==> ember <==
// audio_core
module audio_core(
	input clk,          
	input rst,          
	input tick,         
	input tick_1m,      
	input [15:0] accel_z,     
	input accel_valid,        
	output wire beat,   
	output [7:0] LED,   
	input PB_PLY, 	     
	input [3:0]  VOL,	  
	output P,		     
	output [3:0] SEGA,  
	output [7:0] SEGD,  
	output [7:0] BPM,   
	input [15:0] DATA,	  
	output note_req,      
	output song_end       
	);
Settings: LEC_CHECK=0, CAP_MARGIN=20, CORE_MARGIN=2, CORE_UTILIZATION=72, PLACE_DENSITY=0.55, SETUP_SLACK_MARGIN=1.54, SLEW_MARGIN=20, TNS_END_PERCENT=5; clock period 5.15 ns.
run.sh (not shown) runs the stock make flow with config.mk's settings and CLKGATE_MAP_FILE=.
==> inputs of onyx, as changes to ember <==
- CORE_UTILIZATION: 72 -> 43
- PLACE_DENSITY: 0.55 -> unset
- PLACE_DENSITY_LB_ADDON: unset -> 0.01
- SETUP_SLACK_MARGIN: 1.54 -> 2.92
- TNS_END_PERCENT: 5 -> unset
==> flow/constraint.sdc (replaced) <==
create_clock -name core_clock -period 10.0 [get_ports {clk}]
set_input_delay 2.0000 -clock core_clock [delete_from_list [all_inputs] [get_ports {clk}]]
set_output_delay 2.0000 -clock core_clock [all_outputs]
set_load 0.01 [all_outputs]
==> inputs of lagoon, as changes to ember <==
- CORE_UTILIZATION: 72 -> 64
- PLACE_DENSITY: 0.55 -> unset
- SETUP_SLACK_MARGIN: 1.54 -> 2.0
- TNS_END_PERCENT: 5 -> unset
==> flow/constraint.sdc (replaced) <==
create_clock -name core_clock -period 6.78 [get_ports {clk}]
set_input_delay 1.3560 -clock core_clock [delete_from_list [all_inputs] [get_ports {clk}]]
set_output_delay 1.3560 -clock core_clock [all_outputs]
set_load 0.01 [all_outputs]
==> comparison <==
In synthesized cell count, ember and onyx do not differ.
lagoon failed in global routing (5_1_grt) on GRT-0232. ember died in clock tree synthesis (4_1_cts) with DPL-0033. onyx produced a clean layout.
Area after synthesis is the same in onyx and lagoon.
Die size: ember is lower than onyx (40%).
==> figures <==
Placed cells: onyx 4654; ember 5143; lagoon 4594
Post-cts hold buffer count: onyx 0; ember -; lagoon 0
Pre-CTS setup slack: onyx 1660 ps; ember -2350 ps; lagoon -940 ps
H-tree lvl count: onyx 1; ember -; lagoon 1
CORE AREA: onyx 0.0646 mm2; ember 0.0386 mm2; lagoon 0.0432 mm2
Die Wd: onyx 260 um; ember 202 um; lagoon 214 um
Dpl cell area: onyx 0.0295 mm2; ember 0.0356 mm2; lagoon 0.0312 mm2
Number of buffers inserted by post-CTS setup repair: onyx 7; ember -; lagoon 106
Starting density of the core: onyx 0.435; ember 0.729; lagoon 0.651
Count of instances resized after the clock tree is built: onyx 50; ember -; lagoon 337
Row count: onyx 93; ember 72; lagoon 76
Overall die height: onyx 260 um; ember 202 um; lagoon 214 um
Buffer cell driving the clock tree root: onyx sky130_fd_sc_hd__clkbuf_16; ember -; lagoon sky130_fd_sc_hd__clkbuf_16
Total clock buffers created by CTS: onyx 26; ember -; lagoon 23
Part of the Yosys area used for sequential elements: onyx 0.174; ember 0.174; lagoon 0.174
Placed wire-length estimate after detailed placement: onyx 89.6 mm; ember 100 mm; lagoon 85.4 mm
Total die size: onyx 0.0674 mm2; ember 0.0406 mm2; lagoon 0.0456 mm2
Number of buffers on the longest clock path: onyx 3; ember -; lagoon 3
Number of clock sinks: onyx 229; ember -; lagoon 229
Last weighted congestion value of the routability-driven placer: onyx 1.09; ember 1.50; lagoon 1.35
Run status: onyx timing/DRC/antenna clean; ember aborted with a tool error; lagoon aborted with a tool error
Failing step: onyx -; ember clock tree synthesis (4_1_cts); lagoon global routing (5_1_grt)

---

==> 05-11: inputs <==
audio_core again, from the RTL that the note above started with.
Settings: LEC_CHECK=0, ABC_AREA=1, CAP_MARGIN=20, CORE_MARGIN=2, CORE_UTILIZATION=69, CTS_CLUSTER_DIAMETER=390, CTS_CLUSTER_SIZE=99, PLACE_DENSITY=0.37, SETUP_SLACK_MARGIN=-0.34, SLEW_MARGIN=20; clock period 4.79 ns.
==> 05-07: changes against 05-11 <==
==> flow/config.mk (replaced) <==
export PLATFORM = sky130hd
export DESIGN_NAME = audio_core
export DESIGN_NICKNAME = audio_core
export VERILOG_FILES = /design/flow/design.v
export SDC_FILE = /design/flow/constraint.sdc
export NUM_CORES = 4
export LEC_CHECK = 0
export CAP_MARGIN = 0
export CORE_MARGIN = 2
export CORE_UTILIZATION = 64
export CTS_CLUSTER_SIZE = 33
export HOLD_SLACK_MARGIN = 0.3
export SETUP_SLACK_MARGIN = -0.3
export SLEW_MARGIN = 20
==> flow/constraint.sdc (replaced) <==
create_clock -name core_clock -period 3.52 [get_ports {clk}]
set_input_delay 0.7040 -clock core_clock [delete_from_list [all_inputs] [get_ports {clk}]]
set_output_delay 0.7040 -clock core_clock [all_outputs]
set_load 0.01 [all_outputs]
==> run summary <==
run results: outcome did not finish, failing step clock tree synthesis, first error [ERROR DPL-0038] Utilization greater than 100%, impossible to legalize, Die Wd 201 um, synthesized instance count 4371, gp weighted congestion 1.58, Dominant comb cell simple AND/OR/NAND/NOR gates, dpl hpwl 112000 um, placed insts 6003, simple-gate portion of the synthesized area 0.305, Top cells by area dfxtp_1 15%, nand2_1 12%, ha_1 10%, Chip Area, Yosys 26800 um2
[end of results for 05-11]
==> run summary <==
run results: placed insts 5496, simple-gate portion of the synthesized area 0.247, Chip Area 45600 um2, first error [ERROR GRT-0116] Global routing finished with congestion. Check the congestion regions in the DRC Viewer., core region area 43200 um2, dpl hpwl 100000 um, synthesized instance count 3930, outcome did not finish, Setup Fix Bufs, Post-CTS 61, failing step global routing, Top cells by area dfxtp_1 14%, ha_1 9.9%, a21oi_1 6.5%, FP Core Util 0.651, Die Wd 214 um
[end of results for 05-07]
